Setup of maple:
==> flow/design.v <==
module enc_bundler(
	input wire 						bundling_features,
    input wire [617-1:0]	bits_to_bundle,
    output wire 					thresholded_bit
    );
	localparam integer ENCODING_BIT_THR = 6;
    logic [1:0] tree_add_lvl_0	[0:307];
    wire  [2:0] tree_add_lvl_1	[0:153];
    wire  [3:0] tree_add_lvl_2	[0:76];
    wire  [4:0] tree_add_lvl_3	[0:38];
    wire  [5:0] tree_add_lvl_4	[0:18];
    wire  [6:0] tree_add_lvl_5	[0:9];
    wire  [7:0] tree_add_lvl_6	[0:4];
    wire  [8:0] tree_add_lvl_7	[0:1];
    wire  [9:0] tree_add_lvl_8;
    wire  [9:0] accumulated_sum;
	always_comb begin
			for (int i = 0; i < 308; i++ ) begin
			  tree_add_lvl_0[i] = bits_to_bundle[2*i] + bits_to_bundle[(2*i)+1];
			end
	end
    for (genvar i = 0; i < 154; i++ ) begin
      assign tree_add_lvl_1[i] = tree_add_lvl_0[2*i] + tree_add_lvl_0[(2*i)+1];
    end
    for (genvar i = 0; i < 77; i++ ) begin
      assign tree_add_lvl_2[i] = tree_add_lvl_1[2*i] + tree_add_lvl_1[(2*i)+1];
    end
    for (genvar i = 0; i < 38; i++ ) begin
      assign tree_add_lvl_3[i] = tree_add_lvl_2[2*i] + tree_add_lvl_2[(2*i)+1];
    end
    assign tree_add_lvl_3[38] = tree_add_lvl_2[76] + bits_to_bundle[616];
    for (genvar i = 0; i < 19; i++ ) begin
      assign tree_add_lvl_4[i] = tree_add_lvl_3[2*i] + tree_add_lvl_3[(2*i)+1];
    end
    for (genvar i = 0; i < 9; i++ ) begin
      assign tree_add_lvl_5[i] = tree_add_lvl_4[2*i] + tree_add_lvl_4[(2*i)+1];
    end
    assign tree_add_lvl_5[9] = tree_add_lvl_4[18] + tree_add_lvl_3[38];
    for (genvar i = 0; i < 5; i++ ) begin
      assign tree_add_lvl_6[i] = tree_add_lvl_5[2*i] + tree_add_lvl_5[(2*i)+1];
    end
    for (genvar i = 0; i < 2; i++ ) begin
      assign tree_add_lvl_7[i] = tree_add_lvl_6[2*i] + tree_add_lvl_6[(2*i)+1];
    end
    assign tree_add_lvl_8 = tree_add_lvl_7[0] + tree_add_lvl_7[1];
    assign accumulated_sum = tree_add_lvl_8 + tree_add_lvl_6[4]; 
    assign thresholded_bit = (accumulated_sum > ENCODING_BIT_THR) ? 1'b1 : 1'b0;
endmodule  
module enc_bundler_top(
	input  wire 						clk,
	input  wire 						nrst,
	input  wire 						bundling_features,
	input  wire [617-1:0]	bits_to_bundle,
	output logic 						encoded_bit
	);
	wire thresholded_bit;
	enc_bundler ENC_BUNDLER(
		.bundling_features					(bundling_features),
		.bits_to_bundle						(bits_to_bundle),
		.thresholded_bit					(thresholded_bit)
	);
	always_ff @(posedge clk or negedge nrst) begin
		if (!nrst) begin
			encoded_bit <= 1'b0;
		end
		else if (bundling_features) begin
			encoded_bit <= thresholded_bit;
		end
		else begin
			encoded_bit <= encoded_bit;
		end
	end
endmodule
Settings: LEC_CHECK=0, CAP_MARGIN=20, CORE_ASPECT_RATIO=0.5, CORE_MARGIN=2, CORE_UTILIZATION=58, CTS_CLUSTER_DIAMETER=316, CTS_CLUSTER_SIZE=63, GPL_ROUTABILITY_DRIVEN=0, PLACE_DENSITY_LB_ADDON=0.0, SETUP_SLACK_MARGIN=1.84, SLEW_MARGIN=25, TNS_END_PERCENT=5; clock period 6.53 ns.
run.sh (not shown) runs the stock make flow with config.mk's settings and CLKGATE_MAP_FILE=.
The flow completed for maple, but it is not clean: the layout still shows negative setup slack.
What violet does differently from maple at the input level:
- putting CELL_PAD_IN_SITES_GLOBAL_PLACEMENT at 2 where nothing was set
- swapping 58 for 40 in CORE_UTILIZATION
- swapping 25 for 20 in SLEW_MARGIN
- clearing GPL_ROUTABILITY_DRIVEN, which used to be 0
- clearing CORE_ASPECT_RATIO, which used to be 0.5
- clearing TNS_END_PERCENT, which used to be 5
- clearing SETUP_SLACK_MARGIN, which used to be 1.84
- clearing PLACE_DENSITY_LB_ADDON, which used to be 0.0
- swapping 316 for 198 in CTS_CLUSTER_DIAMETER
- clearing CTS_CLUSTER_SIZE, which used to be 63
- swapping 6.53 for 12.5 in the clock period (ns, I/O delays scaled along)
### Flow results
There was hardly any difference in cell area between violet and maple. Worst hold margin for violet is higher than for maple. Worst-case setup margin in the final layout is higher on violet. violet reached the final stage; the timing, design-rule and antenna checks on its layout passed. Although maple finished all stages, its layout failed final checks on negative setup slack.
Setup changes, violet to cedar
- GPL_ROUTABILITY_DRIVEN: unset -> 0
- CELL_PAD_IN_SITES_GLOBAL_PLACEMENT: 2 -> 1
- CTS_CLUSTER_DIAMETER: 198 -> 39
- PLACE_DENSITY_LB_ADDON: unset -> 0.29
- CELL_PAD_IN_SITES_DETAIL_PLACEMENT: unset -> 2
- ABC_AREA: unset -> 0
- TNS_END_PERCENT: unset -> 60
- CORE_ASPECT_RATIO: unset -> 1.94
==> comparison <==
On number of distinct library cell variants in the gate-level netlist after synthesis, cedar and violet are neck and neck. violet -> cedar: share of synthesized cell area in full adder, half adder and majority cells delta 0, exact match. cedar: number of placement rows 29 above violet. Compared to violet, cedar has share of the core filled by cells before placement 0.24 points higher. As far as post-synthesis chip area from yosys goes, violet and cedar are indistinguishable; the numbers are identical. Status: cedar FAILED at 3_5_place_dp (tool error).


== alpha ==
Starts from the design.v that is shown in full above.
export LEC_CHECK = 0
export CAP_MARGIN = 20
export CORE_MARGIN = 2
export CORE_UTILIZATION = 27
export CTS_CLUSTER_DIAMETER = 281
export CTS_CLUSTER_SIZE = 90
export MIN_ROUTING_LAYER = met2
export PLACE_DENSITY_LB_ADDON = 0.04
export SETUP_SLACK_MARGIN = -0.88
export SLEW_MARGIN = 20
export TNS_END_PERCENT = 10
create_clock -name core_clock -period 12.5 [get_ports {clk}]
Input changes introduced in beta (baseline for comparison: alpha):
# alpha
export LEC_CHECK = 0
export CAP_MARGIN = 20
export CORE_MARGIN = 2
export CORE_UTILIZATION = 27
export CTS_CLUSTER_DIAMETER = 281
export CTS_CLUSTER_SIZE = 90
export MIN_ROUTING_LAYER = met2
export PLACE_DENSITY_LB_ADDON = 0.04
export SETUP_SLACK_MARGIN = -0.88
export SLEW_MARGIN = 20
export TNS_END_PERCENT = 10
create_clock -name core_clock -period 12.5 [get_ports {clk}]
# beta
export LEC_CHECK = 0
export CAP_MARGIN = 20
export CELL_PAD_IN_SITES_GLOBAL_PLACEMENT = 1
export CORE_ASPECT_RATIO = 0.5
export CORE_MARGIN = 2
export CORE_UTILIZATION = 45
export CTS_CLUSTER_DIAMETER = 333
export CTS_CLUSTER_SIZE = 82
export GPL_ROUTABILITY_DRIVEN = 1
export GPL_TIMING_DRIVEN = 0
export MAX_ROUTING_LAYER = met5
export PLACE_DENSITY = 0.38
export SETUP_SLACK_MARGIN = -1.15
export SLEW_MARGIN = 20
export TNS_END_PERCENT = 10
create_clock -name core_clock -period 12.5 [get_ports {clk}]
==> results <==
beta ended with less post-synthesis to final-layout area growth than alpha. Diff alpha..beta | number of nets produced by synthesis | unchanged. Against alpha, the final cell area of beta is lower. Relative to alpha, total detailed-routing wirelength decreased by about 18% in beta. beta ends up with a timing-limited maximum frequency that is 0.00043 GHz higher than in alpha. beta vs. alpha: initial core utilization went up by 18 points.
Input-level comparison between gamma and beta:
# beta
export LEC_CHECK = 0
export CAP_MARGIN = 20
export CELL_PAD_IN_SITES_GLOBAL_PLACEMENT = 1
export CORE_ASPECT_RATIO = 0.5
export CORE_MARGIN = 2
export CORE_UTILIZATION = 45
export CTS_CLUSTER_DIAMETER = 333
export CTS_CLUSTER_SIZE = 82
export GPL_ROUTABILITY_DRIVEN = 1
export GPL_TIMING_DRIVEN = 0
export MAX_ROUTING_LAYER = met5
export PLACE_DENSITY = 0.38
export SETUP_SLACK_MARGIN = -1.15
export SLEW_MARGIN = 20
export TNS_END_PERCENT = 10
create_clock -name core_clock -period 12.5 [get_ports {clk}]
# gamma
export LEC_CHECK = 0
export CAP_MARGIN = 20
export CORE_MARGIN = 2
export CORE_UTILIZATION = 55
export CTS_CLUSTER_DIAMETER = 272
export CTS_CLUSTER_SIZE = 90
export GPL_TIMING_DRIVEN = 0
export MIN_ROUTING_LAYER = met1
export PLACE_DENSITY = 0.61
export SLEW_MARGIN = 20
export TNS_END_PERCENT = 5
create_clock -name core_clock -period 12.5 [get_ports {clk}]
- gamma finished every stage and its layout cleared the timing, design-rule and antenna checks.
- beta vs gamma, launch point of the worst path: bits_to_bundle[437] vs bits_to_bundle[443]
- Across both runs, weighted congestion reported at the end of routability-driven placement was higher for gamma than for beta.
- Summary of gamma over beta: area added between synthesis and finish shrank by 0.58 points; initial core utilization went up; worst-case register-to-register setup slack dropped 0.17 ns.
Input-level comparison between delta and gamma:
# gamma
export LEC_CHECK = 0
export CAP_MARGIN = 20
export CORE_MARGIN = 2
export CORE_UTILIZATION = 55
export CTS_CLUSTER_DIAMETER = 272
export CTS_CLUSTER_SIZE = 90
export GPL_TIMING_DRIVEN = 0
export MIN_ROUTING_LAYER = met1
export PLACE_DENSITY = 0.61
export SLEW_MARGIN = 20
export TNS_END_PERCENT = 5
create_clock -name core_clock -period 12.5 [get_ports {clk}]
# delta
export LEC_CHECK = 0
export CAP_MARGIN = 20
export CORE_MARGIN = 2
export CORE_UTILIZATION = 40
export PLACE_DENSITY = 0.6
export SLEW_MARGIN = 20
create_clock -name core_clock -period 12.5 [get_ports {clk}]
==> comparison <==
Going from gamma to delta, depth of the critical timing path with buffers and inverters included shrinks by 2. gamma -> delta: placed cell area increased slightly. Number of filler cells placed in the layout | delta above gamma.
Inputs modified between delta and epsilon:
# delta
export LEC_CHECK = 0
export CAP_MARGIN = 20
export CORE_MARGIN = 2
export CORE_UTILIZATION = 40
export PLACE_DENSITY = 0.6
export SLEW_MARGIN = 20
create_clock -name core_clock -period 12.5 [get_ports {clk}]
# epsilon
export LEC_CHECK = 0
export ABC_AREA = 1
export CAP_MARGIN = 20
export CELL_PAD_IN_SITES_GLOBAL_PLACEMENT = 1
export CORE_ASPECT_RATIO = 1.94
export CORE_MARGIN = 2
export CORE_UTILIZATION = 40
export CTS_CLUSTER_DIAMETER = 198
export GPL_ROUTABILITY_DRIVEN = 0
export PLACE_DENSITY_LB_ADDON = 0.29
export SLEW_MARGIN = 20
export TNS_END_PERCENT = 60
create_clock -name core_clock -period 12.5 [get_ports {clk}]
--- outcome ---
The final layout from epsilon, which completed every stage, passed the timing, design-rule and antenna checks at the end of the flow.
epsilon gives more gate count after technology mapping than delta did.
Looking at number of tap cells added at floorplan, epsilon sits 4 lower than delta does.
Summary — post-layout minimum cycle time, epsilon relative to delta: lower, by 0.16 ns.
Relative to delta, the simple-gate share of the synthesized area of epsilon is higher by 1.1 points.
Diff delta..epsilon | share of the final layout cell area in sequential cells | negligible
[epsilon vs delta] buffer-and-inverter tally for the worst setup path: higher in epsilon


RTL: the design.v shown in full above, as it stands there.
export LEC_CHECK = 0
export ABC_AREA = 1
export CAP_MARGIN = 20
export CELL_PAD_IN_SITES_GLOBAL_PLACEMENT = 0
export CORE_ASPECT_RATIO = 0.54
export CORE_MARGIN = 2
export CORE_UTILIZATION = 72
export CTS_CLUSTER_DIAMETER = 222
export GPL_ROUTABILITY_DRIVEN = 1
export GPL_TIMING_DRIVEN = 1
export MAX_ROUTING_LAYER = met5
export PLACE_DENSITY_LB_ADDON = 0.02
export SETUP_SLACK_MARGIN = 1.84
export SLEW_MARGIN = 20
export TNS_END_PERCENT = 60
create_clock -name core_clock -period 6.28 [get_ports {clk}]
The baseline stopped in detailed placement (3_5_place_dp), error DPL-0038.
==> next run, changes <==
Settings changed: ABC_AREA 1 to not set, CELL_PAD_IN_SITES_GLOBAL_PLACEMENT 0 to not set, CORE_ASPECT_RATIO 0.54 to not set, CORE_UTILIZATION 72 to 65, CTS_CLUSTER_DIAMETER 222 to not set, CTS_CLUSTER_SIZE set to 48, GPL_ROUTABILITY_DRIVEN 1 to not set, GPL_TIMING_DRIVEN 1 to not set, MAX_ROUTING_LAYER met5 to not set, PLACE_DENSITY_LB_ADDON 0.02 to not set, SETUP_SLACK_MARGIN 1.84 to not set, TNS_END_PERCENT 60 to not set.
Clock period 6.28 ns to 10.9 ns, I/O delays scaled along.
The changed run ended with an error in I/O pin placement (3_2_place_iop) on PPL-0024; synthesized area decreases by 0.51%; synthesized cell count decreases by about 2%; die size increases by 9.7%.
==> next run, changes <==
Settings changed: CORE_UTILIZATION 65 to 56, CTS_CLUSTER_SIZE 48 to not set.
Clock period 10.9 ns to 6.53 ns, I/O delays scaled along.
=> Now the flow completed and failed the layout checks on negative setup slack; die area rose by 16%; area after synthesis does not change; synthesized cell count is unchanged.
==> next run, changes <==
Settings changed: CTS_CLUSTER_SIZE set to 50, SETUP_SLACK_MARGIN set to 0.59, TNS_END_PERCENT set to 5.
Effect: The changed run finished but failed the layout checks on negative setup slack; final area is unchanged; core utilization is unchanged.
==> next run, changes <==
Settings changed: CORE_UTILIZATION 56 to 40, CTS_CLUSTER_SIZE 50 to not set, PLACE_DENSITY set to 0.6, SETUP_SLACK_MARGIN 0.59 to not set, TNS_END_PERCENT 5 to not set.
Clock period 6.53 ns to 11.8 ns, I/O delays scaled along.
The new run went through all stages and came out clean.
Register-to-register slack gets better by 5.3 ns.
Area after synthesis does not change.
Via count fell by a few percent.


Setup of sierra:
Starts from the design.v that is shown in full above.
export LEC_CHECK = 0
export CAP_MARGIN = 20
export CELL_PAD_IN_SITES_GLOBAL_PLACEMENT = 1
export CORE_ASPECT_RATIO = 0.54
export CORE_MARGIN = 2
export CORE_UTILIZATION = 57
export CTS_CLUSTER_DIAMETER = 224
export CTS_CLUSTER_SIZE = 80
export GPL_ROUTABILITY_DRIVEN = 0
export GPL_TIMING_DRIVEN = 1
export MAX_ROUTING_LAYER = met5
export PLACE_DENSITY = 0.6
export SETUP_SLACK_MARGIN = 0.3
export SLEW_MARGIN = 25
export TNS_END_PERCENT = 5
create_clock -name core_clock -period 6.53 [get_ports {clk}]
Complete run, failing final checks: sierra, reason negative setup slack.
Input changes introduced in pepper (baseline for comparison: sierra):
- CELL_PAD_IN_SITES_GLOBAL_PLACEMENT removed (was 1)
- CORE_ASPECT_RATIO removed (was 0.54)
- CTS_CLUSTER_SIZE removed (was 80)
- CORE_UTILIZATION changed from 57 to 56
- CTS_CLUSTER_DIAMETER removed (was 224)
- SETUP_SLACK_MARGIN changed from 0.3 to -0.58
- MAX_ROUTING_LAYER removed (was met5)
- SLEW_MARGIN changed from 25 to 20
- PLACE_DENSITY removed (was 0.6)
- GPL_ROUTABILITY_DRIVEN removed (was 0)
- GPL_TIMING_DRIVEN removed (was 1)
- HOLD_SLACK_MARGIN newly set to 0.3
==> results <==
- In terms of data arrival time at the worst-slack endpoint, sierra and pepper differ only marginally.
- In pepper the implementation ran to completion but is not tape-out ready, as the final checks report negative setup slack.
- Pre-CTS setup slack sits higher in pepper than in sierra.
- Transition time of the tightest slew-check pin up 0.050 ns in pepper wrt sierra
- Compared pepper against sierra; design area within noise.
- On fraction of area in multi-input gates, pepper and sierra are basically level.
- Diff pepper..sierra | required arrival time at the worst endpoint | negligible
- Hold slack for pepper is lower than for sierra.
- pepper vs. sierra: detailed-router iteration count before antenna repair went up by 2; setup slack went up by 0.014 ns.
diff inputs: pepper => zinc
- swapping 20 for 25 in SLEW_MARGIN
- putting CTS_CLUSTER_DIAMETER at 316 where nothing was set
- putting PLACE_DENSITY at 0.6 where nothing was set
- putting GPL_ROUTABILITY_DRIVEN at 0 where nothing was set
- putting CTS_CLUSTER_SIZE at 63 where nothing was set
- putting CORE_ASPECT_RATIO at 0.5 where nothing was set
- clearing SETUP_SLACK_MARGIN, which used to be -0.58
- clearing HOLD_SLACK_MARGIN, which used to be 0.3
- clearing TNS_END_PERCENT, which used to be 5
- swapping 56 for 58 in CORE_UTILIZATION
Results
The final report for zinc shows a completed flow and a layout that fails verification, specifically negative setup slack. Compared pepper against zinc; clock network latency to the later pin of the worst-skew pair within noise. From pepper to zinc the numbers moved as follows: die boundary width went up 38%, worst hold slack fell by 0.012 ns.
[inputs] indigo vs zinc
- CORE_UTILIZATION now 42, was 58
- GPL_ROUTABILITY_DRIVEN no longer set, was 0
- CTS_CLUSTER_DIAMETER no longer set, was 316
- SLEW_MARGIN now 20, was 25
- CTS_CLUSTER_SIZE no longer set, was 63
- CORE_ASPECT_RATIO no longer set, was 0.5
- the clock period (ns, I/O delays scaled along) now 11.8, was 6.53
--- outcome ---
The final layout from indigo, which completed every stage, passed the timing, design-rule and antenna checks at the end of the flow.
indigo ended up with a lower met2 track utilization from global routing than zinc did.
Taking zinc as the reference, in indigo width of the chip lost 17%, met1 usage in global routing lost 13 points, largest net degree at the start of global routing picked up an extra 1.
Final area for indigo is higher than for zinc.
Across both runs, via count was lower for indigo than for zinc.
Looking at effective utilization at floorplan, indigo sits 16 points below zinc.
Cmp indigo and zinc / final period utilization / lower: indigo
zinc has lower final wirelength than indigo.
Taking zinc as the reference point, the actual slew at the worst max-slew pin of indigo falls by 0.026 ns.
